## v30
==> flow/design.v (excerpt) <==
module lc4_core
   (input  wire        clk,
    input  wire        rst,
    output wire [15:0] o_cur_pc,
    input  wire [15:0] i_cur_insn,
    output wire [15:0] o_dmem_addr,
    input  wire [15:0] i_cur_dmem_data,
    output wire        o_dmem_we,
    output wire [15:0] o_dmem_towrite,
    output wire [1:0]  test_stall,
    output wire [15:0] test_cur_pc,
    output wire [15:0] test_cur_insn,
    output wire        test_regfile_we,
    output wire [2:0]  test_regfile_wsel,
    output wire [15:0] test_regfile_data,
    output wire        test_nzp_we,
    output wire [2:0]  test_nzp_new_bits,
    output wire        test_dmem_we,
    output wire [15:0] test_dmem_addr,
    output wire [15:0] test_dmem_data
    );
Size in the first run: ~6,200 cells after synthesis, about 170 I/O pins, ~46,000 um^2 of cells after synthesis.
==> flow/config.mk <==
export PLATFORM = sky130hd
export DESIGN_NAME = lc4_core
export DESIGN_NICKNAME = lc4_core
export VERILOG_FILES = /design/flow/design.v
export SDC_FILE = /design/flow/constraint.sdc
export NUM_CORES = 4
export LEC_CHECK = 0
export ABC_AREA = 0
export CAP_MARGIN = 20
export CELL_PAD_IN_SITES_GLOBAL_PLACEMENT = 0
export CORE_ASPECT_RATIO = 0.84
export CORE_MARGIN = 5
export CORE_UTILIZATION = 16
export GPL_ROUTABILITY_DRIVEN = 1
export MIN_ROUTING_LAYER = met2
export PLACE_DENSITY_LB_ADDON = 0.04
export SETUP_SLACK_MARGIN = 5.0
export SLEW_MARGIN = 20
==> flow/constraint.sdc <==
create_clock -name core_clock -period 58.7 [get_ports {clk}]
set_input_delay 11.7400 -clock core_clock [delete_from_list [all_inputs] [get_ports {clk}]]
set_output_delay 11.7400 -clock core_clock [all_outputs]
set_load 0.01 [all_outputs]
run.sh (not shown) runs the stock make flow with config.mk's settings and CLKGATE_MAP_FILE=.
Edits applied to the flow inputs when going from v30 to v7:
==> flow/config.mk <==
export PLATFORM = sky130hd
export DESIGN_NAME = lc4_core
export DESIGN_NICKNAME = lc4_core
export VERILOG_FILES = /design/flow/design.v
export SDC_FILE = /design/flow/constraint.sdc
export NUM_CORES = 4
export LEC_CHECK = 0
export ABC_AREA = 1
export CAP_MARGIN = 20
export CORE_MARGIN = 2
export CORE_UTILIZATION = 58
export CTS_CLUSTER_DIAMETER = 253
export SLEW_MARGIN = 20
==> flow/constraint.sdc <==
create_clock -name core_clock -period 21.7 [get_ports {clk}]
set_input_delay 4.3400 -clock core_clock [delete_from_list [all_inputs] [get_ports {clk}]]
set_output_delay 4.3400 -clock core_clock [all_outputs]
set_load 0.01 [all_outputs]
==> comparison <==
Every stage of v7 finished as expected; the final checks, on the other hand, flagged setup timing, which means the layout fails.
For v7, the combinational family with the most area after synthesis was simple AND/OR/NAND/NOR gates, unlike v30, where it was AND-OR/OR-AND gates.
| post-route minimum period | lower: v7 |
Changes observed in v7 relative to v30: non-clock buffer count went up 240%; post-synthesis instance total went up by 142; final non-filler cell total has decreased.
Measured against each other, v30 and v7 differ in share of the clock period used by the worst path after layout, the higher figure coming from v7.
When v7 is set beside v30, its simple-gate share of the synthesized area turns out to be 0.68 points smaller.
Die: v7 smaller than v30
Area share of fa/ha/maj cells after synthesis: v7 vs v30 up 1.2 points
v7 vs v30: layout overhead on the synthesized area up
### v7 -> v58
--- a/flow/config.mk
+++ b/flow/config.mk
@@ -6,8 +6,7 @@
 export NUM_CORES = 4
 export LEC_CHECK = 0
-export ABC_AREA = 1
 export CAP_MARGIN = 20
 export CORE_MARGIN = 2
 export CORE_UTILIZATION = 58
-export CTS_CLUSTER_DIAMETER = 253
+export SETUP_SLACK_MARGIN = 4.94
 export SLEW_MARGIN = 20
==> flow/constraint.sdc <==
create_clock -name core_clock -period 31.9 [get_ports {clk}]
set_input_delay 6.3800 -clock core_clock [delete_from_list [all_inputs] [get_ports {clk}]]
set_output_delay 6.3800 -clock core_clock [all_outputs]
set_load 0.01 [all_outputs]
==> comparison <==
- [flow] v58 | stages: complete | final checks: fail | reason: setup timing
- Initial antenna violation count up 19 in v58 wrt v7
- The number of buffers created by CTS number comes out higher for v7 vs v58.
- [compare] base=v7 new=v58: chip area from the yosys synthesis statistics rose by 8.0%, routed wire length climbed 53,000 um.
[inputs] v5 vs v58
--- a/flow/config.mk
+++ b/flow/config.mk
@@ -8,5 +8,6 @@
 export CAP_MARGIN = 20
 export CORE_MARGIN = 2
-export CORE_UTILIZATION = 58
+export CORE_UTILIZATION = 68
+export CTS_CLUSTER_SIZE = 34
 export SETUP_SLACK_MARGIN = 4.94
 export SLEW_MARGIN = 20
==> flow/constraint.sdc <==
create_clock -name core_clock -period 36.5 [get_ports {clk}]
set_input_delay 7.3000 -clock core_clock [delete_from_list [all_inputs] [get_ports {clk}]]
set_output_delay 7.3000 -clock core_clock [all_outputs]
set_load 0.01 [all_outputs]
[summary]
The standard cell area after detailed placement of v5 falls short of that of v58 by 13%. [flow] v58 | stages: complete | final checks: fail | reason: setup timing. v5 did not run to completion, as it errored out during global routing (5_1_grt). v5 reports a lower standard cell core area than v58 does. Diff v58 -> v5: worst slack at placement went up; adder and majority cell fraction of the synthesized area did not really move; post-cts resize count went up; x dimension of the die went down; count of clock tree sinks did not really move.

========
== job 9800 ==
Starting RTL as in the previous note.
make LEC_CHECK=0 CAP_MARGIN=20 CELL_PAD_IN_SITES_GLOBAL_PLACEMENT=2 CORE_MARGIN=2 CORE_UTILIZATION=31 CTS_CLUSTER_DIAMETER=40 GPL_TIMING_DRIVEN=0 PLACE_DENSITY=0.66 SLEW_MARGIN=20 finish   # period 40.0 ns
## Diff of input files: job 7482 against job 9800
- removing CTS_CLUSTER_DIAMETER (formerly 40)
- removing PLACE_DENSITY (formerly 0.66)
- changing CORE_UTILIZATION from 31 to 58
- setting SETUP_SLACK_MARGIN to 5.0 for the first time
- removing CELL_PAD_IN_SITES_GLOBAL_PLACEMENT (formerly 2)
- removing GPL_TIMING_DRIVEN (formerly 0)
- changing the clock period (ns, I/O delays scaled along) from 40.0 to 31.8
==> results <==
- When job 7482 is set beside job 9800, its area of all placed cells without fillers turns out to be about 14% larger.
- The final report for job 7482 shows a completed flow and a layout that fails verification, specifically negative setup slack.
- Changes observed in job 7482 relative to job 9800: wire length of the first global-routing pass now smaller, worst hold slack now smaller.
Input-level comparison between job 2948 and job 7482:
- a deleted SETUP_SLACK_MARGIN that had been 5.0
- a change of the clock period (ns, I/O delays scaled along) from 31.8 to 21.7
- Job 2948 failed in global routing (5_1_grt) with ODB-0269.
- As far as effective utilization at floorplan goes, job 2948 and job 7482 are indistinguishable; the numbers are identical.
- Across both runs, final weighted congestion in routability-driven placement was lower for job 2948 than for job 7482.
- Per the comparison of job 2948 with job 7482, number of cells after detailed placement picked up an extra 0.65%; number of enable-type register cells in the synthesized netlist essentially unchanged; total CTS buffers shrank by 3; HPWL after detailed placement now sits higher.
- Per the comparison of job 2948 with job 7482, instance area after placement saw an increase; number of buffers inserted by hold repair at cts saw little to no change; post-cts gate resize count saw an increase; clock net sink count saw little to no change.
## Diff of input files: job 1916 against job 2948
- MAX_ROUTING_LAYER now met4, previously not set
- CORE_UTILIZATION now 65, was 58
- the clock period (ns, I/O delays scaled along) now 26.9, was 21.7
Notes after the runs:
- Job 1916 did not finish; a tool error ended it in global routing (5_1_grt).
- Compared with job 2948, job 1916 shows post-cts gate resize count that has gone down by a few percent.
- Hold buffer count at cts: job 1916 vs job 2948 identical
- Changes observed in job 1916 relative to job 2948: post-synthesis sequential element count held steady, die size shrank by 8700 um2, placed wire-length estimate shrank by 8.7 mm.
- Job 2948 has higher number of cells after detailed placement than job 1916.
- Total setup buffers inserted after CTS: job 1916 > job 2948
--- input diff job 1916..job 6873 ---
- CORE_UTILIZATION now 67, was 65
- CTS_CLUSTER_SIZE now 35, previously not set
==> results <==
Status(job 6873) = ERROR, stage = global routing (5_1_grt)
Re proportion of synthesized area in mux cells: no difference whatsoever between job 6873 and job 1916.
Comparing job 6873 with job 1916, the synthesized-area fraction occupied by and/or/nand/nor cells came out essentially unchanged.
Reported for job 1916 and job 6873, cell count listed in synth_stat.txt turned out identical to the last digit.
Looking at worst-case setup slack after placement across job 1916 and job 6873, the one that comes out lower is job 1916.
Going from job 1916 to job 6873, site row count shrinks by 1.
Job 1916 → job 6873: post-cts repair resize count shrank by 139, total die area shrank by 2100 um2.
Relative to job 6873, the following input files were edited for job 5366:
- CTS_CLUSTER_SIZE no longer set, was 35
- CORE_UTILIZATION now 40, was 67
- MAX_ROUTING_LAYER no longer set, was met4
- the clock period (ns, I/O delays scaled along) now 39.0, was 26.9
### Flow results
- Of job 5366 and job 6873, job 6873 shows the higher weighted congestion at the end of routability-driven global placement, with job 5366 below it.
- Job 5366 went all the way through the flow, and no timing, DRC or antenna check failed.
- Job 6873 has a lower core box area than job 5366.
